<file path="config.mk">
export PLATFORM = sky130hd
export DESIGN_NAME = CONV
export DESIGN_NICKNAME = CONV
export VERILOG_FILES = /design/flow/design.v
export SDC_FILE = /design/flow/constraint.sdc
export NUM_CORES = 4
export LEC_CHECK = 0
export ABC_AREA = 0
export CAP_MARGIN = 5
export CELL_PAD_IN_SITES_DETAIL_PLACEMENT = 0
export CORE_MARGIN = 2
export CORE_UTILIZATION = 72
export CTS_CLUSTER_DIAMETER = 99
export GPL_ROUTABILITY_DRIVEN = 1
export HOLD_SLACK_MARGIN = -0.09
export PLACE_DENSITY = 0.67
export SETUP_SLACK_MARGIN = 1.02
export SLEW_MARGIN = 20
</file>
<file path="constraint.sdc">
create_clock -name core_clock -period 7.91 [get_ports {clk}]
set_input_delay 1.5820 -clock core_clock [delete_from_list [all_inputs] [get_ports {clk}]]
set_output_delay 1.5820 -clock core_clock [all_outputs]
set_load 0.01 [all_outputs]
</file>
<file path="design.v">
module  CONV(
	input				clk,
	input				rst_n,
	input 				mode,
	input       		in_valid,
	output reg			out_valid,
	output 		[13:0] 	AWADDR,
	output		 [7:0] 	AWLEN,
	output 				AWVALID,
	input 				AWREADY,
	output reg  [31:0]	WDATA,
	output 				WVALID,
	input 				WREADY,
	output 		[13:0] 	ARADDR,
	output 		 [7:0] 	ARLEN,
	output 				ARVALID,
	input 				ARREADY,
	input		[31:0] 	RDATA,
	input 				RVALID,
	output reg			RREADY
);
localparam WEIGHT1 	= 20'hABC2E;
localparam WEIGHT2 	= 20'hB52E2;
localparam WEIGHT3 	= 20'hAF5C4;
localparam WEIGHT4 	= 20'hE5518;
localparam WEIGHT5 	= 20'h71650;
localparam WEIGHT6 	= 20'hA938B;
localparam WEIGHT7 	= 20'h5251F;
localparam WEIGHT8 	= 20'h7DFC0;
localparam WEIGHT9 	= 20'hEB885;
localparam BIAS 	= 16'h1310;
localparam IDLE 	= 4'd0;
localparam CONV_K1 	= 4'd1;
localparam CONV_K2 	= 4'd2;
localparam CONV_K3 	= 4'd3;
localparam CONV_K4 	= 4'd4;
localparam CONV_K5 	= 4'd5;
localparam CONV_K6 	= 4'd6;
localparam CONV_K7 	= 4'd7;
localparam CONV_K8 	= 4'd8;
localparam CONV_K9 	= 4'd9;
localparam RELU 	= 4'd10;
localparam MUL 		= 4'd11;
localparam READ 	= 4'd12;
localparam WRITE_L0 = 4'd13;
localparam POOL 	= 4'd14;
localparam WRITE_L1 = 4'd15;
reg  		 [3:0] 	state_r, state_w, state_tmp;
reg  		 [5:0]	cnt_x, cnt_y;
reg					mode_;
wire 			 	is_up, is_down, is_left, is_right;
wire 				skip_mul;
wire 		[11:0] 	P1, P2, P3, P4, P5, P6, P7, P8, P9;
wire 		[15:0]  data_in;
wire 		[19:0] 	weight;
reg  signed	[35:0] 	product;
reg 				mul_fin;
reg  signed [36:0]	conv_result;
wire 		[31:0]	relu_result;
reg 		[31:0] 	max_pool_result;
wire 				update_mp_result;
assign is_up 	= (cnt_y == 6'd0  || (cnt_y == 6'd1  && mode_));
assign is_down 	= (cnt_y == 6'd63 || (cnt_y == 6'd62 && mode_));
assign is_left 	= (cnt_x == 6'd0  || (cnt_x == 6'd1  && mode_));
assign is_right = (cnt_x == 6'd63 || (cnt_x == 6'd62 && mode_));
assign skip_mul   = (state_tmp == CONV_K1 && (is_up || is_left)) 	||
					(state_tmp == CONV_K2 && (is_up))				||
					(state_tmp == CONV_K3 && (is_up || is_right)) 	||
					(state_tmp == CONV_K4 && (is_left))				||
					(state_tmp == CONV_K6 && (is_right)) 			||
					(state_tmp == CONV_K7 && (is_down || is_left)) 	||
					(state_tmp == CONV_K8 && (is_down)) 			||
					(state_tmp == CONV_K9 && (is_down || is_right));
assign P1 = (mode_ == 1'b0) ? {cnt_y, cnt_x} - 7'd65 : {cnt_y, cnt_x} - 8'd130;
assign P2 = (mode_ == 1'b0) ? {cnt_y, cnt_x} - 7'd64 : {cnt_y, cnt_x} - 8'd128;
assign P3 = (mode_ == 1'b0) ? {cnt_y, cnt_x} - 6'd63 : {cnt_y, cnt_x} - 7'd126;
assign P4 = (mode_ == 1'b0) ? {cnt_y, cnt_x} - 1'd1  : {cnt_y, cnt_x} - 2'd2  ;
assign P5 = (mode_ == 1'b0) ? {cnt_y, cnt_x}		 : {cnt_y, cnt_x}         ;
assign P6 = (mode_ == 1'b0) ? {cnt_y, cnt_x} + 1'd1	 : {cnt_y, cnt_x} + 2'd2  ;
assign P7 = (mode_ == 1'b0) ? {cnt_y, cnt_x} + 6'd63 : {cnt_y, cnt_x} + 7'd126;
assign P8 = (mode_ == 1'b0) ? {cnt_y, cnt_x} + 7'd64 : {cnt_y, cnt_x} + 8'd128;
assign P9 = (mode_ == 1'b0) ? {cnt_y, cnt_x} + 7'd65 : {cnt_y, cnt_x} + 8'd130;
assign data_in = RDATA[31:16];
assign weight = (state_tmp == CONV_K1) ? WEIGHT1 :
				(state_tmp == CONV_K2) ? WEIGHT2 :
				(state_tmp == CONV_K3) ? WEIGHT3 :
				(state_tmp == CONV_K4) ? WEIGHT4 :
				(state_tmp == CONV_K5) ? WEIGHT5 :
				(state_tmp == CONV_K6) ? WEIGHT6 :
				(state_tmp == CONV_K7) ? WEIGHT7 :
				(state_tmp == CONV_K8) ? WEIGHT8 :
				(state_tmp == CONV_K9) ? WEIGHT9 : 20'd0;
assign ARADDR = (state_tmp == CONV_K1) ? P1 :
				(state_tmp == CONV_K2) ? P2 :
				(state_tmp == CONV_K3) ? P3 :
				(state_tmp == CONV_K4) ? P4 :
				(state_tmp == CONV_K5) ? P5 :
				(state_tmp == CONV_K6) ? P6 :
				(state_tmp == CONV_K7) ? P7 :
				(state_tmp == CONV_K8) ? P8 :
				(state_tmp == CONV_K9) ? P9 : 14'd0;
assign ARLEN = 8'd0;
assign ARVALID = (state_r == READ) && (~skip_mul) && (state_tmp != RELU);
assign AWADDR = (state_r == POOL) ? {4'b1000, cnt_y[5:1], cnt_x[5:1]} : {1'b1, cnt_y, cnt_x};
assign AWLEN = 8'd0;
assign AWVALID = (state_r == RELU || state_r == POOL);
assign WVALID = (state_r == WRITE_L0 || state_r == WRITE_L1);
assign relu_result = (conv_result[36]) ? 32'd0 : conv_result[31:0];
assign update_mp_result = ((WDATA > max_pool_result) && WVALID);
always @(*) begin
	case(state_r)
		IDLE: 		state_w = (in_valid) ? READ : IDLE;
		READ: 		state_w = (ARREADY && ~skip_mul) ? state_tmp : READ;
		CONV_K1: 	state_w = (skip_mul) ? READ : ((RVALID) ? MUL : CONV_K1); 
		CONV_K2: 	state_w = (skip_mul) ? READ : ((RVALID) ? MUL : CONV_K2);
		CONV_K3: 	state_w = (skip_mul) ? READ : ((RVALID) ? MUL : CONV_K3);
		CONV_K4: 	state_w = (skip_mul) ? READ : ((RVALID) ? MUL : CONV_K4);
		CONV_K5: 	state_w = (skip_mul) ? READ : ((RVALID) ? MUL : CONV_K5);
		CONV_K6: 	state_w = (skip_mul) ? READ : ((RVALID) ? MUL : CONV_K6);
		CONV_K7: 	state_w = (skip_mul) ? READ : ((RVALID) ? MUL : CONV_K7);
		CONV_K8: 	state_w = (skip_mul) ? READ : ((RVALID) ? MUL : CONV_K8);
		CONV_K9: 	state_w = (skip_mul) ? RELU : ((RVALID) ? MUL : CONV_K9);
		MUL: 		state_w = (state_tmp == CONV_K9) ? RELU : READ;
		RELU: 		state_w = (AWREADY) ? WRITE_L0 : RELU;
		WRITE_L0: 	state_w = (WREADY) ? ((cnt_x[0] && cnt_y[0]) ? POOL : READ) : WRITE_L0;
		POOL: 		state_w = (AWREADY) ? WRITE_L1 : POOL;
		WRITE_L1: 	state_w = (WREADY) ? ((cnt_x[5:1] == 5'd31 && cnt_y[5:1] == 5'd31) ? IDLE : READ) : WRITE_L1;
	endcase
end
always @(posedge clk or negedge rst_n) begin
	if (!rst_n)	state_r <= IDLE;
	else 		state_r <= state_w;
end
always @(posedge clk or negedge rst_n) begin
	if (!rst_n)								state_tmp <= CONV_K1;
	else if (state_r == RELU)				state_tmp <= CONV_K1;
	else if (state_r == MUL) 				state_tmp <= state_tmp + 4'd1;
	else if (state_r == READ && skip_mul) 	state_tmp <= state_tmp + 4'd1;
end
always @(posedge clk or negedge rst_n) begin
	if (!rst_n)	begin
		cnt_x <= 6'd0;
		cnt_y <= 6'd0;
	end
	else if (state_r == WRITE_L0 && WREADY) begin
		cnt_x <= {cnt_x[5:1], cnt_x[0] + 1'd1};
		cnt_y <= (cnt_x[0]) ? {cnt_y[5:1], cnt_y[0] + 1'd1} : cnt_y;
	end
	else if (state_r == WRITE_L1 && WREADY) begin
		cnt_x <= {cnt_x[5:1] + 5'd1, cnt_x[0]};
		cnt_y <= (cnt_x[5:1] == 5'd31) ? {cnt_y[5:1] + 1'd1, cnt_y[0]} : cnt_y;
	end
end
always @(posedge clk or negedge rst_n) begin
	if (!rst_n)			RREADY <= 1'b0;
	else if (ARVALID)	RREADY <= 1'b1;
	else if (RVALID) 	RREADY <= 1'b0;
end
always @(posedge clk or negedge rst_n) begin
	if (!rst_n)					product <= 36'd0;
	else if (state_w == MUL)	product <= $signed(data_in) * $signed(weight);
end
always @(posedge clk or negedge rst_n) begin
	if (!rst_n)					mul_fin <= 1'b0;
	else if (state_w == MUL) 	mul_fin <= 1'b1;
	else 						mul_fin <= 1'b0;
end
always @(posedge clk or negedge rst_n) begin
	if (!rst_n)					conv_result <= BIAS;
	else if (WVALID && WREADY) 	conv_result <= BIAS;
	else if (mul_fin) 			conv_result <= conv_result + product;
end
always @(posedge clk or negedge rst_n) begin
	if (!rst_n)								max_pool_result <= 32'd0;
	else if (state_r == WRITE_L1 && WREADY) max_pool_result <= 32'd0;
	else if (update_mp_result) 				max_pool_result <= WDATA;
end
always @(posedge clk or negedge rst_n) begin
	if (!rst_n)						WDATA <= 32'd0;
	else if (state_w == WRITE_L0)	WDATA <= relu_result;
	else if (state_w == WRITE_L1)	WDATA <= max_pool_result;
	else 							WDATA <= WDATA;
end
always @(posedge clk or negedge rst_n) begin
	if (!rst_n)							out_valid <= 1'b0;
	else if (WREADY && state_w == IDLE) out_valid <= 1'b1;
	else 								out_valid <= 1'b0;
end
always @(posedge clk or negedge rst_n) begin
	if (!rst_n)			mode_ <= 1'b0;
	else if (in_valid) 	mode_ <= mode;
	else 				mode_ <= mode_;
end
endmodule
</file>
<file path="run.sh">
#!/bin/bash
# the make line also repeats each setting of config.mk as NAME=value (left out here)
make -C /OpenROAD-flow-scripts/flow DESIGN_CONFIG=/design/flow/config.mk WORK_HOME=/design/flow/orfs CLKGATE_MAP_FILE= finish
</file>
==> impl_metrics.json, run 1 <==
{
  "post-route-period-util_pct": 109,
  "slew_viol_final": 0,
  "xor_area_share_pct": 3.55,
  "grt_antenna_before_repair": 7,
  "port_buffers": 86,
  "wl_per_cell_um": 28.1,
  "ys_chip_area_um2": 24200,
  "worstReg2RegStart": "state_tmp[0]",
  "top_cells_by_area": "fa_1 26%, dfrtp_1 16%, ha_1 9.3%",
  "hold_class": "register to register",
  "ys_cells": 2882,
  "ys_sh_mux_pct": 1.42,
  "core-area_um2": 33300,
  "maxCapViolCount": 0,
  "synth_top_area_share_pct": 26.4,
  "dr.pass1.iters": 12,
  "vias_per_cell": 7.15,
  "cts_max_level": 4,
  "cpMostUsedCell": "fa_1",
  "reg2reg_depth": 28,
  "place.gp.congestion": 0.987,
  "dr.first_iter.drc_count": 4634,
  "setup_violations": 10,
  "synth.distinct_cells": 80,
  "crit_end": "product[33]",
  "ios": 121,
  "skew_ns": 0.0166,
  "grt_pass1_vias": 24800,
  "topCombFamilyByArea": "adder cells",
  "slew_headroom_pct": 27.6,
  "die_h_um": 187,
  "routed_wl_mm": 99.0,
  "reg2reg_to": "product[33]",
  "top_cells_by_count": "474 x inv_1, 319 x fa_1, 295 x nand2_1",
  "async_flop_share_pct": 100,
  "crit_type": "register to register",
  "drc": 0,
  "slowest_delay_ns": 0.84,
  "chipArea_um2": 35000,
  "grt_overflow": 0,
  "cpLargestDelayFamily": "adder cells",
  "so.violations": "negative setup slack",
  "cts_buffers": 17,
  "max_freq_mhz": 116,
  "grt_setup_unrepaired": "true",
  "cp-startpoint": "state_tmp[0]",
  "cp_num_cells": 28,
  "numSynthFlops": 161,
  "setup_ws_ns": -0.685,
  "yosys_warnings": 1,
  "hpwl_mm": 53.8,
  "syn_area_per_cell_um2": 8.39,
  "adder_share_pct": 35.7,
  "grtUsageTotal_pct": 49.7,
  "clk_pin_slew_ns": 0.08,
  "postLayoutCoreUtil_pct": 86.1,
  "dp.cells": 3380,
  "ys_sh_simple_pct": 16.8,
  "tritoncts": "built",
  "critPathLaunchType": "register",
  "cp.arrival_ns": 8.88,
  "clk_latency_ns": 0.44,
  "worst_path_max_delay_cell": "fa_1",
  "grt_pass1_wl_mm": 135,
  "warning_count": 64,
  "synth_area_leader_cell": "fa_1",
  "min_from": "RREADY",
  "hold_viol": 0,
  "ff_type": "dfrtp_1",
  "worstSetupEndpointType": "register",
  "rrSetupSlack_ns": -0.69,
  "worst_pin_slew_ns": 1.08,
  "cts_sinks": 161,
  "min_period_ns": 8.60,
  "synth_top_cell_by_count": "inv_1",
  "worstPathMaxFanout": 8,
  "grt_max_degree": 101,
  "fin_nets": 3593,
  "edf_count": 0,
  "cts-hold-fix-buffers": 0,
  "setup-tns-final_ns": -3.03,
  "cp_num_buf_inv": 8,
  "outcome": "failed layout checks",
  "syn_to_final_growth_pct": 18.6,
  "syn_inst": 2882,
  "netlist_area_um2": 24200,
  "cts_buffer_depth": 2,
  "cts-root-buf": "clkbuf_16",
  "whs_path_depth": 1,
  "fp-utilization_pct": 72.6,
  "place_ws_ns": -0.167,
  "fin_cells": 3518,
  "rows": 67,
  "crit_required_ns": 8.20,
  "ys_seq_share_pct": 16.7,
  "vias": 25100,
  "compound_area_share_pct": 15.3,
  "die_x_um": 187,
  "worstHoldEndpoint": "RREADY",
  "ant_nets": 0
}
repair_timing:
| item | in CTS | in global routing |
|---|---|---|
| pin swaps | 88 | 59 |
| endpoints found under the setup margin | 26 | 25 |
| gates resized | 161 | 91 |
| buffers inserted | 70 | 27 |
| cloned | 7 | 0 |
| hold endpoints to repair | 0 | 0 |
cell type report:
class                   instances  area (µm²)
fillers                      1573        4630
inverters                     479        1810
well taps                     448         561
clock inverters                15         178
flip-flops and latches        161        4040
repair inverters                1        5.00
clock buffers                  17         425
multi-input cells            2098       18800
diodes                          2        5.00
repair buffers                297        2840
metrics by stage:
step                      hold WS (ns)  area [µm²]
after floorplan                  0.456       25000
after global placement           0.462       26300
after detailed placement         0.486       26300
after CTS                        0.505       28100
after global routing             0.527       28700
final                            0.499       28700
per-layer routing:
layer / global-route usage [%] / vias up / wire length [µm]
met5: 0 / - / 664
met4: 37.3 / 26 / 11100
met3: 15.4 / 1122 / 16700
met2: 76.0 / 2813 / 40300
met1: 59.4 / 11500 / 30300
li1: - / 9690 / -
==> run 2, diff against run 1 <==
Settings changed: ABC_AREA 0 to unset, CAP_MARGIN 5 to 20, CELL_PAD_IN_SITES_DETAIL_PLACEMENT 0 to unset, CTS_CLUSTER_DIAMETER 99 to unset, GPL_ROUTABILITY_DRIVEN 1 to unset, HOLD_SLACK_MARGIN -0.09 to unset, PLACE_DENSITY 0.67 to 0.65, SETUP_SLACK_MARGIN 1.02 to unset.
Clock period 7.91 ns to 7.39 ns, I/O delays scaled along.
==> impl_metrics.json, run 2 <==
{
  "outcome": "aborted with a tool error",
  "lastStage": "global routing (5_1_grt)",
  "die_h_um": 187,
  "netlist_area_um2": 24200,
  "core-area_um2": 33300,
  "synth_area_leader_cell": "fa_1",
  "hpwl_mm": 59.1,
  "compound_area_share_pct": 15.3,
  "topCombFamilyByArea": "adder cells",
  "syn_area_per_cell_um2": 8.39,
  "cts_sinks": 161,
  "ys_cells": 2882,
  "ys_sh_mux_pct": 1.42,
  "chipArea_um2": 35000,
  "port_buffers": 86,
  "yosys_warnings": 1,
  "synth.distinct_cells": 80,
  "numSynthFlops": 161,
  "edf_count": 0,
  "xor_area_share_pct": 3.55,
  "ys_chip_area_um2": 24200,
  "cts-root-buf": "clkbuf_16",
  "die_x_um": 187,
  "top_cells_by_count": "474 x inv_1, 319 x fa_1, 295 x nand2_1",
  "syn_inst": 2882,
  "fp-utilization_pct": 72.6,
  "cts-hold-fix-buffers": 0,
  "synth_top_area_share_pct": 26.4,
  "cts_buffer_depth": 2,
  "place_ws_ns": -0.915,
  "rows": 67,
  "synth_top_cell_by_count": "inv_1",
  "ys_sh_simple_pct": 16.8,
  "top_cells_by_area": "fa_1 26%, dfrtp_1 16%, ha_1 9.3%",
  "cts_max_level": 4,
  "cts_buffers": 17,
  "ff_type": "dfrtp_1",
  "place.gp.congestion": 1.04,
  "ys_seq_share_pct": 16.7,
  "adder_share_pct": 35.7,
  "ios": 121,
  "dp.cells": 3545,
  "async_flop_share_pct": 100
}
-- run 2: through the flow --
step | cell area [µm²] | util (%) | hold WS (ns)
2_1_floorplan | 24300 | - | 0.456
3_5_place_dp | 27200 | 81.8 | 0.484
4_1_cts | 28400 | 85.2 | 0.499
3_3_place_gp | 27200 | 81.8 | 0.466
-- run 2: timing repair --
item                       4_1_cts
setup endpoints to repair       14
pin swaps                       52
buffers inserted                15
resized                         91
==> run 3, diff against run 2 <==
Settings changed: CORE_UTILIZATION 72 to 66, CTS_CLUSTER_DIAMETER set to 353, CTS_CLUSTER_SIZE set to 43, MAX_ROUTING_LAYER set to met4, PLACE_DENSITY 0.65 to unset, SETUP_SLACK_MARGIN set to 1.2.
Clock period 7.39 ns to 4.1 ns, I/O delays scaled along.
==> impl_metrics.json, run 3 <==
{
  "cts_max_level": 4,
  "cts_buffer_depth": 2,
  "yosys_warnings": 1,
  "edf_count": 0,
  "lastStage": "global routing (5_1_grt)",
  "chipArea_um2": 38200,
  "grt_overflow": 113,
  "cts-hold-fix-buffers": 0,
  "ys_sh_mux_pct": 1.42,
  "topCombFamilyByArea": "adder cells",
  "async_flop_share_pct": 100,
  "outcome": "aborted with a tool error",
  "cts_sinks": 161,
  "cts-root-buf": "clkbuf_16",
  "ys_seq_share_pct": 16.7,
  "top_cells_by_count": "474 x inv_1, 319 x fa_1, 295 x nand2_1",
  "hpwl_mm": 60.7,
  "core-area_um2": 36300,
  "ys_chip_area_um2": 24200,
  "ys_cells": 2882,
  "xor_area_share_pct": 3.55,
  "rows": 70,
  "synth_area_leader_cell": "fa_1",
  "dp.cells": 3658,
  "ff_type": "dfrtp_1",
  "ys_sh_simple_pct": 16.8,
  "synth_top_area_share_pct": 26.4,
  "syn_inst": 2882,
  "place.gp.congestion": 1.00,
  "adder_share_pct": 35.7,
  "firstError": "[ERROR GRT-0232] Routing congestion too high. Check the congestion heatmap in the GUI.",
  "synth_top_cell_by_count": "inv_1",
  "top_cells_by_area": "fa_1 26%, dfrtp_1 16%, ha_1 9.3%",
  "netlist_area_um2": 24200,
  "numSynthFlops": 161,
  "syn_area_per_cell_um2": 8.39,
  "synth.distinct_cells": 80,
  "die_x_um": 195,
  "cts_buffers": 17,
  "ios": 121,
  "grtUsageTotal_pct": 78.0,
  "place_ws_ns": -3.32,
  "port_buffers": 86,
  "fp-utilization_pct": 66.5,
  "compound_area_share_pct": 15.3,
  "die_h_um": 195
}
-- run 3: repair_timing --
| action | CTS |
|---|---|
| pin swaps | 194 |
| gates cloned | 9 |
| endpoints found under the setup margin | 146 |
| setup buffers | 95 |
| resized | 432 |
-- run 3: layer usage --
layer,overflow,GRT usage (%)
met2,64,94.9
met3,2,59.4
met4,46,77.6
met5,-,-
met1,1,75.8
-- run 3: stage by stage --
step / hold slack [ns] / util [%] / cell area [µm²]
after CTS: 0.497 / 87.1 / 31700
after detailed placement: 0.480 / 79.2 / 28800
after global placement: 0.464 / 79.2 / 28800
after floorplan: 0.456 / - / 25200
==> run 4, diff against run 3 <==
Settings changed: CORE_UTILIZATION 66 to 70, MAX_ROUTING_LAYER met4 to unset, SETUP_SLACK_MARGIN 1.2 to 1.03.
Clock period 4.1 ns to 4.13 ns, I/O delays scaled along.
==> impl_metrics.json, run 4 <==
{
  "ys_seq_share_pct": 16.7,
  "compound_area_share_pct": 15.3,
  "grtUsageTotal_pct": 91.8,
  "ff_type": "dfrtp_1",
  "ys_sh_mux_pct": 1.42,
  "topCombFamilyByArea": "adder cells",
  "ys_sh_simple_pct": 16.8,
  "chipArea_um2": 36000,
  "port_buffers": 86,
  "cts_max_level": 4,
  "lastStage": "global routing (5_1_grt)",
  "firstError": "[ERROR GRT-0232] Routing congestion too high. Check the congestion heatmap in the GUI.",
  "numSynthFlops": 161,
  "hpwl_mm": 61.3,
  "netlist_area_um2": 24200,
  "top_cells_by_count": "474 x inv_1, 319 x fa_1, 295 x nand2_1",
  "synth.distinct_cells": 80,
  "cts_buffer_depth": 2,
  "edf_count": 0,
  "die_x_um": 190,
  "rows": 68,
  "ys_chip_area_um2": 24200,
  "synth_top_cell_by_count": "inv_1",
  "yosys_warnings": 1,
  "syn_area_per_cell_um2": 8.39,
  "dp.cells": 3628,
  "top_cells_by_area": "fa_1 26%, dfrtp_1 16%, ha_1 9.3%",
  "cts-hold-fix-buffers": 0,
  "synth_top_area_share_pct": 26.4,
  "syn_inst": 2882,
  "ios": 121,
  "die_h_um": 190,
  "adder_share_pct": 35.7,
  "cts_buffers": 17,
  "async_flop_share_pct": 100,
  "cts-root-buf": "clkbuf_16",
  "fp-utilization_pct": 70.5,
  "outcome": "aborted with a tool error",
  "xor_area_share_pct": 3.55,
  "cts_sinks": 161,
  "ys_cells": 2882,
  "grt_overflow": 999,
  "core-area_um2": 34300,
  "synth_area_leader_cell": "fa_1",
  "place.gp.congestion": 1.02
}
## run 4: layer usage
metal | overflow | global-route usage [%]
met1 | 22 | 87.7
met2 | 607 | 106
met3 | 27 | 78.4
met4 | 340 | 102
met5 | 3 | 44.6
## run 4: per-stage QoR
| step | worst slack (ns) | area [µm²] |
|---|---|---|
| 4_1_cts | -3.02 | 31000 |
| 3_5_place_dp | -3.32 | 28600 |
| 3_3_place_gp | -3.07 | 28600 |
| 2_1_floorplan | -2.92 | 25200 |
## run 4: timing repair
item,4_1_cts
cloned,4
resized,369
pin swaps,175
endpoints found under the setup margin,126
buffers inserted,73
==> run 5, diff against run 4 <==
Settings changed: ABC_AREA set to 0, CAP_MARGIN 20 to 5, CELL_PAD_IN_SITES_DETAIL_PLACEMENT set to 0, CORE_UTILIZATION 70 to 72, CTS_CLUSTER_DIAMETER 353 to 99, CTS_CLUSTER_SIZE 43 to unset, GPL_ROUTABILITY_DRIVEN set to 1, HOLD_SLACK_MARGIN set to -0.07, PLACE_DENSITY set to 0.67, SETUP_SLACK_MARGIN 1.03 to 1.11.
Clock period 4.13 ns to 8.2 ns, I/O delays scaled along.
==> impl_metrics.json, run 5 <==
{
  "synth.distinct_cells": 80,
  "ys_sh_mux_pct": 1.42,
  "die_h_um": 187,
  "ys_cells": 2882,
  "edf_count": 0,
  "ys_sh_simple_pct": 16.8,
  "core-area_um2": 33300,
  "outcome": "aborted with a tool error",
  "ys_chip_area_um2": 24200,
  "rows": 67,
  "compound_area_share_pct": 15.3,
  "yosys_warnings": 1,
  "async_flop_share_pct": 100,
  "topCombFamilyByArea": "adder cells",
  "cts_buffers": 17,
  "netlist_area_um2": 24200,
  "synth_top_area_share_pct": 26.4,
  "ff_type": "dfrtp_1",
  "cts_buffer_depth": 2,
  "port_buffers": 86,
  "place.gp.congestion": 1.01,
  "numSynthFlops": 161,
  "cts_sinks": 161,
  "cts_max_level": 4,
  "die_x_um": 187,
  "hpwl_mm": 53.1,
  "place_ws_ns": -0.00514,
  "ys_seq_share_pct": 16.7,
  "cts-root-buf": "clkbuf_16",
  "top_cells_by_count": "474 x inv_1, 319 x fa_1, 295 x nand2_1",
  "synth_top_cell_by_count": "inv_1",
  "syn_area_per_cell_um2": 8.39,
  "xor_area_share_pct": 3.55,
  "cts-hold-fix-buffers": 0,
  "syn_inst": 2882,
  "adder_share_pct": 35.7,
  "ios": 121,
  "fp-utilization_pct": 72.6,
  "top_cells_by_area": "fa_1 26%, dfrtp_1 16%, ha_1 9.3%",
  "lastStage": "global routing (5_1_grt)",
  "chipArea_um2": 35000,
  "synth_area_leader_cell": "fa_1"
}
[run 5: metrics by stage]
step	hold WS [ns]	area (µm²)	cells
after CTS	0.495	28200	3474
after detailed placement	0.479	25900	3360
after global placement	0.465	25900	3359
after floorplan	0.456	24700	2899
[run 5: what timing repair did]
item | in CTS
endpoints found under the hold margin | 0
cloned | 12
gates resized | 243
setup endpoints to repair | 24
setup buffers | 70
pin swaps | 125
==> run 6, diff against run 5 <==
Settings changed: CAP_MARGIN 5 to 40, CELL_PAD_IN_SITES_DETAIL_PLACEMENT 0 to unset, CTS_CLUSTER_DIAMETER 99 to 372, CTS_CLUSTER_SIZE set to 95, GPL_ROUTABILITY_DRIVEN 1 to unset, HOLD_SLACK_MARGIN -0.07 to 0.29, PLACE_DENSITY 0.67 to 0.86, SETUP_SLACK_MARGIN 1.11 to unset.
Clock period 8.2 ns to 5.17 ns, I/O delays scaled along.
==> impl_metrics.json, run 6 <==
{
  "outcome": "aborted with a tool error",
  "lastStage": "global routing (5_1_grt)",
  "firstError": "[ERROR GRT-0232] Routing congestion too high. Check the congestion heatmap in the GUI.",
  "cts_max_level": 4,
  "cts_buffers": 17,
  "async_flop_share_pct": 100,
  "core-area_um2": 33300,
  "topCombFamilyByArea": "adder cells",
  "hpwl_mm": 62.0,
  "compound_area_share_pct": 15.3,
  "syn_inst": 2882,
  "adder_share_pct": 35.7,
  "die_h_um": 187,
  "ys_sh_mux_pct": 1.42,
  "top_cells_by_area": "fa_1 26%, dfrtp_1 16%, ha_1 9.3%",
  "ios": 121,
  "synth_area_leader_cell": "fa_1",
  "xor_area_share_pct": 3.55,
  "numSynthFlops": 161,
  "netlist_area_um2": 24200,
  "synth_top_cell_by_count": "inv_1",
  "placed_area_um2": 28300,
  "ys_seq_share_pct": 16.7,
  "yosys_warnings": 1,
  "die_x_um": 187,
  "ys_cells": 2882,
  "ys_chip_area_um2": 24200,
  "ys_sh_simple_pct": 16.8,
  "rows": 67,
  "dp.cells": 3604,
  "syn_area_per_cell_um2": 8.39,
  "grtUsageTotal_pct": 92.5,
  "cts_buffer_depth": 2,
  "cts-hold-fix-buffers": 0,
  "top_cells_by_count": "474 x inv_1, 319 x fa_1, 295 x nand2_1",
  "synth_top_area_share_pct": 26.4,
  "cts-root-buf": "clkbuf_16",
  "port_buffers": 86,
  "chipArea_um2": 35000,
  "ff_type": "dfrtp_1",
  "place.gp.congestion": 1.01,
  "grt_overflow": 676,
  "place_ws_ns": -2.39,
  "edf_count": 0,
  "cts_sinks": 161,
  "synth.distinct_cells": 80,
  "fp-utilization_pct": 72.6
}
==> run 6: per-layer routing <==
metal  track usage [%]  GRT overflow
met1              89.7            11
met2               104           414
met3              83.8            21
met4              99.0           227
met5              47.1             3
==> run 6: what timing repair did <==
action | in CTS
buffers inserted | 62
resized | 233
pin swaps | 179
gates cloned | 1
setup endpoints to repair | 30
==> run 7, diff against run 6 <==
Settings changed: ABC_AREA 0 to unset, CAP_MARGIN 40 to 20, CELL_PAD_IN_SITES_DETAIL_PLACEMENT set to 2, CELL_PAD_IN_SITES_GLOBAL_PLACEMENT set to 2, CORE_UTILIZATION 72 to 55, CTS_CLUSTER_DIAMETER 372 to unset, CTS_CLUSTER_SIZE 95 to 67, GPL_ROUTABILITY_DRIVEN set to 0, HOLD_SLACK_MARGIN 0.29 to 0.25, MAX_ROUTING_LAYER set to met4, PLACE_DENSITY 0.86 to unset, SLEW_MARGIN 20 to 15, TNS_END_PERCENT set to 90.
Clock period 5.17 ns to 4.84 ns, I/O delays scaled along.
==> impl_metrics.json, run 7 <==
{
  "synth_top_area_share_pct": 26.4,
  "top_cells_by_area": "fa_1 26%, dfrtp_1 16%, ha_1 9.3%",
  "syn_inst": 2882,
  "firstError": "[ERROR GPL-0301] Utilization 100.416 % exceeds 100%.",
  "lastStage": "global placement without I/O (3_1_place_gp_skip_io)",
  "syn_area_per_cell_um2": 8.39,
  "synth_area_leader_cell": "fa_1",
  "ys_seq_share_pct": 16.7,
  "chipArea_um2": 45600,
  "ys_sh_simple_pct": 16.8,
  "netlist_area_um2": 24200,
  "top_cells_by_count": "474 x inv_1, 319 x fa_1, 295 x nand2_1",
  "ys_sh_mux_pct": 1.42,
  "adder_share_pct": 35.7,
  "xor_area_share_pct": 3.55,
  "fp-utilization_pct": 55.9,
  "ff_type": "dfrtp_1",
  "compound_area_share_pct": 15.3,
  "die_x_um": 214,
  "synth_top_cell_by_count": "inv_1",
  "numSynthFlops": 161,
  "ys_cells": 2882,
  "edf_count": 0,
  "ys_chip_area_um2": 24200,
  "outcome": "aborted with a tool error",
  "yosys_warnings": 1,
  "rows": 76,
  "core-area_um2": 43300,
  "die_h_um": 214,
  "topCombFamilyByArea": "adder cells",
  "synth.distinct_cells": 80,
  "async_flop_share_pct": 100
}
==> run 8, diff against run 7 <==
Settings changed: CELL_PAD_IN_SITES_DETAIL_PLACEMENT 2 to unset, CELL_PAD_IN_SITES_GLOBAL_PLACEMENT 2 to unset, CORE_UTILIZATION 55 to 72, CTS_CLUSTER_SIZE 67 to unset, GPL_ROUTABILITY_DRIVEN 0 to unset, HOLD_SLACK_MARGIN 0.25 to unset, MAX_ROUTING_LAYER met4 to unset, PLACE_DENSITY set to 0.67, SETUP_SLACK_MARGIN set to -0.5, SLEW_MARGIN 15 to 20, TNS_END_PERCENT 90 to unset.
Clock period 4.84 ns to 6.45 ns, I/O delays scaled along.
==> impl_metrics.json, run 8 <==
{
  "cts-hold-fix-buffers": 0,
  "critPathLaunchType": "register",
  "rows": 67,
  "die_x_um": 187,
  "whs_path_depth": 2,
  "dr.first_iter.drc_count": 4052,
  "topCombFamilyByArea": "adder cells",
  "ys_cells": 2882,
  "nFillCells": 1432,
  "worst_path_max_delay_cell": "fa_2",
  "hold_class": "register to register",
  "port_buffers": 86,
  "cts_max_level": 4,
  "maxCapViolCount": 0,
  "ys_sh_simple_pct": 16.8,
  "worstHoldEndpoint": "product[5]",
  "grt_max_degree": 107,
  "synth.distinct_cells": 80,
  "fin_cells": 3645,
  "crit_end": "product[24]",
  "cp-startpoint": "state_tmp[0]",
  "ios": 121,
  "slew_headroom_pct": 21.9,
  "synth_top_area_share_pct": 26.4,
  "cpMostUsedCell": "inv_1",
  "cp.arrival_ns": 8.45,
  "ys_sh_mux_pct": 1.42,
  "cts-root-buf": "clkbuf_16",
  "wl_per_cell_um": 27.5,
  "cts_buffer_depth": 2,
  "outcome": "failed layout checks",
  "cts_buffers": 17,
  "worst_pin_slew_ns": 1.16,
  "worstSetupEndpointType": "register",
  "skew_ns": 0.0170,
  "xor_area_share_pct": 3.55,
  "crit_required_ns": 6.78,
  "post-route-period-util_pct": 126,
  "synth_area_leader_cell": "fa_1",
  "rrSetupSlack_ns": -1.67,
  "clk_pin_slew_ns": 0.07,
  "fin_nets": 3717,
  "grt_overflow": 0,
  "vias_per_cell": 7.06,
  "drc": 0,
  "tritoncts": "built",
  "slew_viol_final": 0,
  "worstReg2RegStart": "state_tmp[0]",
  "vias": 25700,
  "routed_wl_mm": 100,
  "worstPathMaxFanout": 8,
  "hold_viol": 0,
  "core-area_um2": 33300,
  "cpLargestDelayFamily": "adder cells",
  "max_freq_mhz": 123,
  "dp.cells": 3568,
  "netlist_area_um2": 24200,
  "fp-utilization_pct": 72.6,
  "synth_top_cell_by_count": "inv_1",
  "edf_count": 0,
  "regArea_um2": 4040,
  "hpwl_mm": 60.1,
  "grt_pass1_wl_mm": 141,
  "setup_ws_ns": -1.67,
  "ff_type": "dfrtp_1",
  "warning_count": 64,
  "reg2reg_to": "product[24]",
  "cp_num_buf_inv": 11,
  "grt_antenna_before_repair": 4,
  "clk_latency_ns": 0.45,
  "ys_seq_share_pct": 16.7,
  "place.gp.congestion": 0.991,
  "ys_chip_area_um2": 24200,
  "adder_share_pct": 35.7,
  "top_cells_by_area": "fa_1 26%, dfrtp_1 16%, ha_1 9.3%",
  "async_flop_share_pct": 100,
  "cp_num_cells": 32,
  "so.violations": "negative setup slack",
  "reg2reg_depth": 32,
  "slowest_delay_ns": 0.73,
  "min_from": "product[5]",
  "top_cells_by_count": "474 x inv_1, 319 x fa_1, 295 x nand2_1",
  "die_h_um": 187,
  "numSynthFlops": 161,
  "grtUsageTotal_pct": 52.4,
  "chipArea_um2": 35000,
  "setup-tns-final_ns": -33.48,
  "crit_type": "register to register",
  "syn_inst": 2882,
  "syn_to_final_growth_pct": 21.3,
  "setup_violations": 27,
  "grt_setup_unrepaired": "true",
  "logic_area_um2": 18700,
  "yosys_warnings": 1,
  "grt_pass1_vias": 26000,
  "dr.pass1.iters": 17,
  "min_period_ns": 8.12,
  "ant_nets": 0,
  "cts_sinks": 161,
  "compound_area_share_pct": 15.3,
  "syn_area_per_cell_um2": 8.39
}
-- run 8: cell type report --
type / count / share of cell area (%)
sequential: 161 / 13.8
multi-input combinational: 2099 / 63.6
antenna: 5 / 0.0427
clock inverter: 14 / 0.653
tap: 448 / 1.91
inverter: 479 / 6.16
clock buffer: 18 / 1.46
timing repair buffer: 421 / 12.4
-- run 8: what timing repair did --
item / 4_1_cts / 5_1_grt
buffers inserted: 34 / 16
setup endpoints to repair: 22 / 26
gates cloned: 3 / 0
pin swaps: 53 / 50
resized: 82 / 113
-- run 8: per-layer routing --
layer	vias to the layer above	part of all wire (%)	global-route usage, %
li1	9925	-	-
met3	1154	16	18.4
met1	11800	30	58.7
met5	-	0.22	0.824
met4	8	12	39.9
met2	2817	42	82.3
-- run 8: stage by stage --
stage / utilization (%) / hold WS (ns) / cell area (µm²) / setup slack [ns]
2_1_floorplan: - / 0.456 / 24700 / -0.608
3_3_place_gp: 82.9 / 0.463 / 27600 / -1.12
3_5_place_dp: 82.9 / 0.482 / 27600 / -1.55
4_1_cts: 86.6 / 0.498 / 28800 / -0.774
5_1_grt: 88.1 / 0.507 / 29300 / -1.80
6_report: 88.1 / 0.494 / 29300 / -1.67
==> run 9, diff against run 8 <==
Settings changed: CORE_UTILIZATION 72 to 39, PLACE_DENSITY 0.67 to unset, SETUP_SLACK_MARGIN -0.5 to unset.
Clock period 6.45 ns to 11.3 ns, I/O delays scaled along.
==> impl_metrics.json, run 9 <==
{
  "clk_latency_ns": 0.45,
  "grt_pass1_vias": 20500,
  "setup-tns-final_ns": 0,
  "worstReg2RegStart": "state_tmp[2]",
  "xor_area_share_pct": 3.55,
  "vias": 20000,
  "ys_sh_simple_pct": 16.8,
  "worstHoldEndpoint": "product[6]",
  "die_h_um": 253,
  "post-cts-setup-buffers": 0,
  "ant_nets": 0,
  "tritoncts": "built",
  "ff_type": "dfrtp_1",
  "fin_nets": 3422,
  "post-route-period-util_pct": 85.2,
  "skew_ns": 0.0188,
  "syn_to_final_growth_pct": 8.97,
  "min_period_ns": 9.63,
  "top_cells_by_area": "fa_1 26%, dfrtp_1 16%, ha_1 9.3%",
  "synth_top_area_share_pct": 26.4,
  "maxCapViolCount": 0,
  "cts_buffer_depth": 2,
  "fp-utilization_pct": 39.3,
  "logic_area_um2": 17700,
  "postLayoutCoreUtil_pct": 42.8,
  "edf_count": 0,
  "cp_num_buf_inv": 5,
  "cp-startpoint": "state_tmp[2]",
  "cts-hold-fix-buffers": 0,
  "yosys_warnings": 1,
  "outcome": "no timing/DRC/antenna violations",
  "worst_pin_slew_ns": 1.10,
  "dr.first_iter.drc_count": 1385,
  "synth_top_cell_by_count": "inv_1",
  "crit_end": "product[34]",
  "port_buffers": 86,
  "ios": 121,
  "cpLargestDelayFamily": "adder cells",
  "core-area_um2": 61500,
  "rrSetupSlack_ns": 1.67,
  "hpwl_mm": 53.9,
  "place.gp.congestion": 0.931,
  "grtUsageTotal_pct": 21.9,
  "max_freq_mhz": 104,
  "worstPathMaxFanout": 33,
  "dr.pass1.iters": 5,
  "grt_max_degree": 89,
  "numSynthFlops": 161,
  "diodes": 0,
  "topCombFamilyByArea": "adder cells",
  "grt_setup_unrepaired": "false",
  "chipArea_um2": 64000,
  "cp.arrival_ns": 9.94,
  "cts_max_level": 4,
  "async_flop_share_pct": 100,
  "reg2reg_depth": 27,
  "compound_area_share_pct": 15.3,
  "syn_inst": 2882,
  "regArea_um2": 4040,
  "drc": 0,
  "netlist_area_um2": 24200,
  "reg2reg_to": "product[34]",
  "ys_seq_share_pct": 16.7,
  "critPathLaunchType": "register",
  "crit_type": "register to register",
  "routed_wl_mm": 68.7,
  "ys_chip_area_um2": 24200,
  "min_from": "product[6]",
  "synth.distinct_cells": 80,
  "wl_per_cell_um": 18.6,
  "cpMostUsedCell": "fa_1",
  "synth_area_leader_cell": "fa_1",
  "whs_path_depth": 2,
  "crit_required_ns": 11.61,
  "cts_resized": 0,
  "clk_pin_slew_ns": 0.07,
  "hold_class": "register to register",
  "syn_area_per_cell_um2": 8.39,
  "cts-root-buf": "clkbuf_16",
  "grt_pass1_wl_mm": 112,
  "slowest_delay_ns": 0.74,
  "cts_buffers": 17,
  "top_cells_by_count": "474 x inv_1, 319 x fa_1, 295 x nand2_1",
  "cp_num_cells": 27,
  "ys_cells": 2882,
  "grt_antenna_before_repair": 2,
  "grt_overflow": 0,
  "rows": 91,
  "slew_headroom_pct": 25.9,
  "slew_viol_final": 0,
  "die_x_um": 253,
  "warning_count": 56,
  "worst_path_max_delay_cell": "and2_0",
  "setup_violations": 0,
  "nFillCells": 6150,
  "vias_per_cell": 5.42,
  "worstSetupEndpointType": "register",
  "cts_sinks": 161,
  "hold_viol": 0,
  "ys_sh_mux_pct": 1.42,
  "adder_share_pct": 35.7
}
## run 9: layout make-up
class / instances / area share, %
Timing Repair Buffer: 127 / 4.43
Clock inverter: 14 / 0.608
Clock buffer: 18 / 1.67
Inverter: 479 / 6.83
Sequential cell: 161 / 15.3
Tap cell: 790 / 3.75
Multi-Input combinational cell: 2098 / 67.4
## run 9: layer usage
metal	GRT usage (%)	vias up	wire length, µm
met2	35.4	638	31500
met4	6.34	2	1630
li1	-	9336	-
met5	0	-	12
met3	2.45	102	3700
met1	30.8	9893	31800
## run 9: through the flow
step	cell area [µm²]	instances	hold WS [ns]	setup slack [ns]
2_1_floorplan	24200	2899	0.456	3.04
3_3_place_gp	25700	3654	0.472	1.81
3_5_place_dp	25700	3655	0.485	1.69
4_1_cts	26300	3687	0.499	1.80
5_1_grt	26300	3687	0.514	1.18
6_report	26300	3687	0.494	1.67
==> run 10, diff against run 9 <==
Settings changed: CORE_UTILIZATION 39 to 72, CTS_CLUSTER_DIAMETER set to 353, CTS_CLUSTER_SIZE set to 43, SETUP_SLACK_MARGIN set to -0.31.
Clock period 11.3 ns to 3.91 ns, I/O delays scaled along.
==> impl_metrics.json, run 10 <==
{
  "ys_seq_share_pct": 16.7,
  "async_flop_share_pct": 100,
  "fp-utilization_pct": 72.6,
  "ios": 121,
  "core-area_um2": 33300,
  "placed_area_um2": 28400,
  "port_buffers": 86,
  "topCombFamilyByArea": "adder cells",
  "rows": 67,
  "synth_top_cell_by_count": "inv_1",
  "cts-root-buf": "clkbuf_16",
  "cts_max_level": 4,
  "chipArea_um2": 35000,
  "die_h_um": 187,
  "yosys_warnings": 1,
  "top_cells_by_count": "474 x inv_1, 319 x fa_1, 295 x nand2_1",
  "ys_cells": 2882,
  "cts-hold-fix-buffers": 0,
  "grtUsageTotal_pct": 94.8,
  "synth_area_leader_cell": "fa_1",
  "edf_count": 0,
  "firstError": "[ERROR GRT-0232] Routing congestion too high. Check the congestion heatmap in the GUI.",
  "hpwl_mm": 62.4,
  "cts_buffers": 17,
  "cts_buffer_depth": 2,
  "ff_type": "dfrtp_1",
  "top_cells_by_area": "fa_1 26%, dfrtp_1 16%, ha_1 9.3%",
  "compound_area_share_pct": 15.3,
  "synth_top_area_share_pct": 26.4,
  "outcome": "aborted with a tool error",
  "syn_inst": 2882,
  "grt_overflow": 990,
  "xor_area_share_pct": 3.55,
  "place.gp.congestion": 1.01,
  "numSynthFlops": 161,
  "die_x_um": 187,
  "lastStage": "global routing (5_1_grt)",
  "synth.distinct_cells": 80,
  "syn_area_per_cell_um2": 8.39,
  "adder_share_pct": 35.7,
  "ys_chip_area_um2": 24200,
  "ys_sh_mux_pct": 1.42,
  "ys_sh_simple_pct": 16.8,
  "netlist_area_um2": 24200,
  "cts_sinks": 161
}
==> run 10: per-stage QoR <==
stage / setup slack (ns) / util, % / cells
floorplan: -3.14 / - / 2899
global placement: -3.25 / 85.5 / 3620
detailed placement: -3.48 / 85.5 / 3620
CTS: -3.21 / 90.8 / 3702
==> run 10: routing by layer <==
metal | GRT usage, % | GRT overflow
met5 | 59.2 | 8
met3 | 86.1 | 35
met2 | 106 | 585
met4 | 102 | 342
met1 | 90.8 | 20
==> run 10: timing repair <==
action                                  in CTS
gates cloned                                 2
endpoints found under the setup margin      41
buffers inserted                            50
pin swaps                                  187
gates resized                              234
==> run 11, diff against run 10 <==
Settings changed: CORE_UTILIZATION 72 to 64, CTS_CLUSTER_DIAMETER 353 to unset, CTS_CLUSTER_SIZE 43 to unset, SETUP_SLACK_MARGIN -0.31 to unset.
Clock period 3.91 ns to 5.25 ns, I/O delays scaled along.
==> impl_metrics.json, run 11 <==
{
  "outcome": "failed layout checks",
  "so.violations": "negative setup slack",
  "cpMostUsedCell": "fa_1",
  "crit_type": "register to register",
  "ys_cells": 2882,
  "post-route-period-util_pct": 139,
  "edf_count": 0,
  "ant_nets": 0,
  "grt_setup_unrepaired": "true",
  "slew_viol_final": 0,
  "critPathLaunchType": "register",
  "postLayoutCoreUtil_pct": 81.4,
  "crit_required_ns": 5.58,
  "ff_type": "dfrtp_1",
  "worstSetupEndpointType": "register",
  "chipArea_um2": 39300,
  "wl_per_cell_um": 20.4,
  "grt_pass1_wl_mm": 118,
  "worstReg2RegStart": "state_tmp[0]",
  "rrSetupSlack_ns": -2.05,
  "setup_ws_ns": -2.05,
  "cts_sinks": 161,
  "vias_per_cell": 6.02,
  "synth_top_area_share_pct": 26.4,
  "cts-hold-fix-buffers": 0,
  "async_flop_share_pct": 100,
  "syn_area_per_cell_um2": 8.39,
  "compound_area_share_pct": 15.3,
  "dr.pass1.iters": 6,
  "tritoncts": "built",
  "dp.cells": 3675,
  "syn_inst": 2882,
  "cp.arrival_ns": 7.63,
  "cts_max_level": 4,
  "maxCapViolCount": 0,
  "max_freq_mhz": 137,
  "grt_pass1_vias": 22900,
  "reg2reg_to": "product[33]",
  "synth_area_leader_cell": "fa_1",
  "netlist_area_um2": 24200,
  "syn_to_final_growth_pct": 25.9,
  "grt_antenna_before_repair": 0,
  "worst_path_max_delay_cell": "dfstp_2",
  "hold_class": "register to register",
  "ios": 121,
  "clk_latency_ns": 0.45,
  "clk_pin_slew_ns": 0.07,
  "synth_top_cell_by_count": "inv_1",
  "adder_share_pct": 35.7,
  "worstPathMaxFanout": 6,
  "skew_ns": 0.0137,
  "drc": 0,
  "fin_nets": 3774,
  "grtUsageTotal_pct": 38.2,
  "grt_overflow": 0,
  "die_x_um": 198,
  "place.gp.congestion": 0.979,
  "numSynthFlops": 161,
  "ys_chip_area_um2": 24200,
  "min_from": "RREADY",
  "cp_num_buf_inv": 10,
  "hpwl_mm": 57.1,
  "vias": 22700,
  "core-area_um2": 37400,
  "grt_max_degree": 86,
  "cts_buffers": 17,
  "slowest_delay_ns": 0.59,
  "cp-startpoint": "state_tmp[0]",
  "ys_seq_share_pct": 16.7,
  "worst_pin_slew_ns": 1.01,
  "fin_cells": 3761,
  "slew_headroom_pct": 32.9,
  "worstHoldEndpoint": "RREADY",
  "cts-root-buf": "clkbuf_16",
  "fp-utilization_pct": 64.6,
  "crit_end": "product[33]",
  "hold_viol": 0,
  "reg2reg_depth": 29,
  "top_cells_by_count": "474 x inv_1, 319 x fa_1, 295 x nand2_1",
  "xor_area_share_pct": 3.55,
  "ys_sh_simple_pct": 16.8,
  "warning_count": 61,
  "cpLargestDelayFamily": "adder cells",
  "ys_sh_mux_pct": 1.42,
  "setup_violations": 29,
  "routed_wl_mm": 76.6,
  "yosys_warnings": 1,
  "min_period_ns": 7.30,
  "topCombFamilyByArea": "adder cells",
  "rows": 71,
  "top_cells_by_area": "fa_1 26%, dfrtp_1 16%, ha_1 9.3%",
  "whs_path_depth": 1,
  "die_h_um": 198,
  "dr.first_iter.drc_count": 2061,
  "cp_num_cells": 29,
  "cts_buffer_depth": 2,
  "port_buffers": 86,
  "synth.distinct_cells": 80
}
run 11: stage by stage:
step / setup WS (ns) / instance area [µm²] / setup TNS (ns) / hold slack, ns
2_1_floorplan: -1.80 / 25100 / -33.04 / 0.456
3_3_place_gp: -2.07 / 28500 / -46.93 / 0.465
3_5_place_dp: -2.12 / 28500 / -49.61 / 0.480
4_1_cts: -1.84 / 29800 / -42.64 / 0.498
5_1_grt: -2.28 / 30400 / -52.44 / 0.531
6_report: -2.05 / 30400 / -47.50 / 0.498
run 11: layout make-up:
cell class / instances / area (µm²)
flip-flops and latches: 161 / 4040
fillers: 2316 / 6970
well taps: 511 / 639
clock inverters: 15 / 148
multi-input cells: 2098 / 19000
clock buffers: 17 / 425
repair buffers: 479 / 4350
diodes: 1 / 2.50
inverters: 479 / 1810
run 11: repair_timing:
item / CTS / global route
buffers inserted: 29 / 25
setup endpoints to repair: 30 / 31
pin swaps: 112 / 118
gates resized: 145 / 121
cloned: 2 / 0
run 11: layer usage:
layer	vias to the layer above	global-route usage, %	share of wire [%]
met1	11200	48.4	38
met4	0	14.2	4.5
met5	-	0	0
met3	288	5.20	7.5
met2	1126	66.7	50
li1	10000	-	-
==> run 12, diff against run 11 <==
Settings changed: CORE_UTILIZATION 64 to 20, CTS_CLUSTER_SIZE set to 64, PLACE_DENSITY_LB_ADDON set to 0.29, SETUP_SLACK_MARGIN set to -0.22, TNS_END_PERCENT set to 40.
Clock period 5.25 ns to 5.02 ns, I/O delays scaled along.
==> impl_metrics.json, run 12 <==
{
  "yosys_warnings": 1,
  "synth.distinct_cells": 80,
  "maxCapViolCount": 0,
  "compound_area_share_pct": 15.3,
  "setup_violations": 30,
  "dr.first_iter.drc_count": 1371,
  "ys_sh_mux_pct": 1.42,
  "grt_pass1_wl_mm": 123,
  "hold_class": "primary input to async pin",
  "cp_num_cells": 28,
  "vias_per_cell": 4.29,
  "rows": 127,
  "xor_area_share_pct": 3.55,
  "hold_viol": 0,
  "warning_count": 60,
  "rrSetupSlack_ns": -2.20,
  "tritoncts": "built",
  "core-area_um2": 120000,
  "setup_ws_ns": -2.20,
  "cp-startpoint": "state_tmp[0]",
  "crit_type": "register to register",
  "async_flop_share_pct": 100,
  "grt_overflow": 0,
  "netlist_area_um2": 24200,
  "cp_num_buf_inv": 8,
  "ys_chip_area_um2": 24200,
  "synth_top_area_share_pct": 26.4,
  "hpwl_mm": 62.4,
  "ff_type": "dfrtp_1",
  "grt_setup_unrepaired": "true",
  "synth_top_cell_by_count": "inv_1",
  "cts_sinks": 161,
  "top_cells_by_count": "474 x inv_1, 319 x fa_1, 295 x nand2_1",
  "cts_buffers": 17,
  "syn_to_final_growth_pct": 31.7,
  "port_buffers": 86,
  "die_h_um": 352,
  "fin_cells": 4876,
  "crit_required_ns": 5.38,
  "slew_viol_final": 0,
  "worst_path_max_delay_cell": "fa_2",
  "ys_seq_share_pct": 16.7,
  "grt_pass1_vias": 21300,
  "top_cells_by_area": "fa_1 26%, dfrtp_1 16%, ha_1 9.3%",
  "adder_share_pct": 35.7,
  "syn_area_per_cell_um2": 8.39,
  "place.gp.congestion": 0.874,
  "crit_end": "product[35]",
  "cts_buffer_depth": 2,
  "min_period_ns": 7.22,
  "cpLargestDelayFamily": "adder cells",
  "numSynthFlops": 161,
  "edf_count": 0,
  "ios": 121,
  "grt_antenna_before_repair": 2,
  "routed_wl_mm": 77.8,
  "die_x_um": 352,
  "skew_ns": 0.0145,
  "reg2reg_depth": 28,
  "grtUsageTotal_pct": 12.7,
  "worstSetupEndpointType": "register",
  "syn_inst": 2882,
  "cts_max_level": 4,
  "synth_area_leader_cell": "fa_1",
  "outcome": "failed layout checks",
  "grt_max_degree": 102,
  "post-route-period-util_pct": 144,
  "vias": 20900,
  "dp.cells": 4782,
  "chipArea_um2": 124000,
  "reg2reg_to": "product[35]",
  "setup-tns-final_ns": -47.69,
  "topCombFamilyByArea": "adder cells",
  "ant_nets": 0,
  "max_freq_mhz": 138,
  "cts-root-buf": "clkbuf_16",
  "critPathLaunchType": "register",
  "worst_pin_slew_ns": 0.872,
  "worstReg2RegStart": "state_tmp[0]",
  "diodes": 0,
  "dr.pass1.iters": 5,
  "worstPathMaxFanout": 5,
  "nFillCells": 13000,
  "slowest_delay_ns": 0.68,
  "cp.arrival_ns": 7.58,
  "cts-hold-fix-buffers": 0,
  "ys_sh_simple_pct": 16.8,
  "wl_per_cell_um": 15.9,
  "cpMostUsedCell": "fa_1",
  "drc": 0,
  "ys_cells": 2882,
  "so.violations": "negative setup slack",
  "fp-utilization_pct": 20.1,
  "clk_pin_slew_ns": 0.07,
  "clk_latency_ns": 0.48,
  "slew_headroom_pct": 40.3,
  "fin_nets": 3790
}
[run 12: metal layers]
metal  track usage, %  routed length, µm
met5                0                 13
met3             1.17               2490
met1             18.3              38500
met2             20.8              35800
met4             2.31                943
[run 12: stage by stage]
stage	instance area [µm²]	hold WS (ns)	utilization [%]	worst slack, ns
4_1_cts	31200	0.496	26.0	-2.24
6_report	31800	0.407	26.5	-2.20
3_5_place_dp	29600	0.481	24.7	-2.45
2_1_floorplan	24700	0.456	-	-2.04
3_3_place_gp	29600	0.470	24.7	-2.39
5_1_grt	31800	0.403	26.5	-2.54
[run 12: repair_timing]
action	CTS	global route
endpoints found under the setup margin	29	30
resized	145	139
gates cloned	2	0
pin swaps	115	97
setup buffers	46	22
[run 12: area by class of cell]
class | count | area (µm²) | area share, %
multi-input cells | 2099 | 18900 | 59.3
repair buffers | 494 | 4510 | 14.2
flip-flops and latches | 161 | 4040 | 12.7
well taps | 1612 | 2020 | 6.34
inverters | 479 | 1810 | 5.68
clock buffers | 20 | 447 | 1.40
clock inverters | 11 | 145 | 0.456
==> run 13, diff against run 12 <==
Settings changed: ABC_AREA set to 1, CORE_UTILIZATION 20 to 72, CTS_CLUSTER_SIZE 64 to unset, PLACE_DENSITY_LB_ADDON 0.29 to unset, SETUP_SLACK_MARGIN -0.22 to 1.73, TNS_END_PERCENT 40 to 5.
Clock period 5.02 ns to 5.86 ns, I/O delays scaled along.
==> impl_metrics.json, run 13 <==
{
  "outcome": "aborted with a tool error",
  "lastStage": "global routing (5_1_grt)",
  "firstError": "[ERROR GRT-0116] Global routing finished with congestion. Check the congestion regions in the DRC Viewer.",
  "syn_inst": 3429,
  "adder_share_pct": 34.8,
  "synth_top_cell_by_count": "nand2_1",
  "compound_area_share_pct": 11.1,
  "synth.distinct_cells": 53,
  "ios": 121,
  "core-area_um2": 33700,
  "cts_buffers": 17,
  "cts_sinks": 161,
  "cts_max_level": 4,
  "ys_chip_area_um2": 24800,
  "cts_buffer_depth": 2,
  "ys_seq_share_pct": 16.3,
  "netlist_area_um2": 24800,
  "place_ws_ns": -1.58,
  "xor_area_share_pct": 2.44,
  "yosys_warnings": 1,
  "fp-utilization_pct": 73.6,
  "ff_type": "dfrtp_1",
  "die_x_um": 190,
  "synth_area_leader_cell": "fa_1",
  "cts-root-buf": "clkbuf_16",
  "async_flop_share_pct": 100,
  "ys_cells": 3429,
  "grt_overflow": 82,
  "die_h_um": 190,
  "chipArea_um2": 36000,
  "ys_sh_simple_pct": 22.0,
  "numSynthFlops": 161,
  "grtUsageTotal_pct": 72.2,
  "port_buffers": 86,
  "topCombFamilyByArea": "adder cells",
  "synth_top_area_share_pct": 25.7,
  "top_cells_by_area": "fa_1 26%, dfrtp_1 16%, nand2_1 11%",
  "syn_area_per_cell_um2": 7.24,
  "ys_sh_mux_pct": 0,
  "hpwl_mm": 66.6,
  "top_cells_by_count": "749 x nand2_1, 719 x inv_1, 388 x nor2_1",
  "rows": 67,
  "place.gp.congestion": 1.10,
  "edf_count": 0
}
## run 13: layer usage
layer	track usage, %	GRT overflow
met1	72.2	0
met2	92.0	40
met3	53.2	0
met4	73.1	42
met5	18.0	0
## run 13: what timing repair did
action                                  4_1_cts
pin swaps                                   199
cloned                                        1
buffers inserted                             55
endpoints found under the setup margin       45
resized                                     335
hold buffers                                  0
## run 13: stage by stage
step,area (µm²),hold slack [ns],std cells
3_5_place_dp,28600,0.471,4185
2_1_floorplan,25300,0.448,3446
3_3_place_gp,28600,0.467,4185
4_1_cts,30700,0.492,4273
==> run 14, diff against run 13 <==
Settings changed: ABC_AREA 1 to unset, CORE_UTILIZATION 72 to 45, CTS_CLUSTER_SIZE set to 30, GPL_ROUTABILITY_DRIVEN set to 0, PLACE_DENSITY set to 0.78, SETUP_SLACK_MARGIN 1.73 to unset, TNS_END_PERCENT 5 to unset.
Clock period 5.86 ns to 8.0 ns, I/O delays scaled along.
==> impl_metrics.json, run 14 <==
{
  "grt_antenna_before_repair": 0,
  "cp_num_buf_inv": 10,
  "grt_pass1_vias": 20700,
  "ios": 121,
  "fp-utilization_pct": 45.7,
  "crit_required_ns": 8.30,
  "post-route-period-util_pct": 95.7,
  "yosys_warnings": 1,
  "ys_chip_area_um2": 24200,
  "hold_viol": 0,
  "compound_area_share_pct": 15.3,
  "routed_wl_mm": 64.0,
  "cts_buffer_depth": 2,
  "tritoncts": "built",
  "edf_count": 0,
  "crit_end": "product[32]",
  "worstSetupEndpointType": "register",
  "cp-startpoint": "RDATA[19]",
  "ff_type": "dfrtp_1",
  "grt_pass1_wl_mm": 107,
  "async_flop_share_pct": 100,
  "dp.cells": 3691,
  "slew_viol_final": 0,
  "chipArea_um2": 55600,
  "numSynthFlops": 161,
  "wl_per_cell_um": 17.2,
  "top_cells_by_area": "fa_1 26%, dfrtp_1 16%, ha_1 9.3%",
  "min_period_ns": 7.66,
  "slowest_delay_ns": 0.53,
  "warning_count": 56,
  "fin_cells": 3725,
  "synth_area_leader_cell": "fa_1",
  "syn_to_final_growth_pct": 13.4,
  "rows": 84,
  "grt_overflow": 0,
  "grtUsageTotal_pct": 23.4,
  "ant_nets": 0,
  "min_from": "RREADY",
  "die_x_um": 236,
  "drc": 0,
  "ys_seq_share_pct": 16.7,
  "worstHoldEndpoint": "RREADY",
  "ys_sh_mux_pct": 1.42,
  "max_freq_mhz": 131,
  "syn_area_per_cell_um2": 8.39,
  "cts-root-buf": "clkbuf_16",
  "postLayoutCoreUtil_pct": 51.8,
  "cts-hold-fix-buffers": 0,
  "hold_class": "register to register",
  "netlist_area_um2": 24200,
  "top_cells_by_count": "474 x inv_1, 319 x fa_1, 295 x nand2_1",
  "die_h_um": 236,
  "whs_path_depth": 1,
  "xor_area_share_pct": 3.55,
  "vias": 20900,
  "grt_max_degree": 91,
  "worst_path_max_delay_cell": "fa_1",
  "maxCapViolCount": 0,
  "worst_pin_slew_ns": 1.01,
  "synth_top_area_share_pct": 26.4,
  "clk_latency_ns": 0.44,
  "skew_ns": 0.0127,
  "topCombFamilyByArea": "adder cells",
  "crit_type": "primary input to register",
  "fin_nets": 3562,
  "synth.distinct_cells": 80,
  "adder_share_pct": 35.7,
  "dr.pass1.iters": 6,
  "port_buffers": 86,
  "slew_headroom_pct": 32.6,
  "syn_inst": 2882,
  "core-area_um2": 52900,
  "whs_ns": 0.497,
  "outcome": "no timing/DRC/antenna violations",
  "cp.arrival_ns": 7.96,
  "cp_num_cells": 27,
  "cpMostUsedCell": "inv_1",
  "dr.first_iter.drc_count": 2229,
  "cpLargestDelayFamily": "adder cells",
  "cts_max_level": 4,
  "worstReg2RegStart": "state_tmp[0]",
  "clk_pin_slew_ns": 0.07,
  "reg2reg_depth": 26,
  "ys_cells": 2882,
  "reg2reg_to": "product[32]",
  "critPathLaunchType": "primary input",
  "hpwl_mm": 50.7,
  "cts_sinks": 161,
  "ys_sh_simple_pct": 16.8,
  "setup_violations": 0,
  "synth_top_cell_by_count": "inv_1",
  "cts_buffers": 17,
  "diodes": 0,
  "vias_per_cell": 5.60,
  "rrSetupSlack_ns": 0.34,
  "worstPathMaxFanout": 10
}
## run 14: timing repair
action	4_1_cts	5_1_grt
gates resized	0	19
setup buffers	0	2
setup endpoints to repair	0	16
## run 14: layout make-up
cell class	count	area [µm²]
clock buffers	17	425
clock inverters	15	160
fillers	4735	25500
inverters	479	1800
multi-input cells	2098	17800
flip-flops and latches	161	4040
well taps	688	861
repair buffers	267	2350
## run 14: per-layer routing
metal | vias up | track usage [%] | share of wire [%]
met3 | 149 | 2.93 | 7.0
met2 | 871 | 38.5 | 47
met4 | 0 | 8.03 | 3.4
met5 | - | 0 | 0
li1 | 9643 | - | -
met1 | 10200 | 32.0 | 43
## run 14: per-stage QoR
stage                     area, µm²  setup slack, ns  TNS (ns)
after global placement        26700           -0.153    -0.671
after floorplan               24200            0.203         0
final                         27400            0.342         0
after global routing          27400          -0.0460   -0.0683
after CTS                     27300           0.0564         0
after detailed placement      26700           -0.208     -1.28
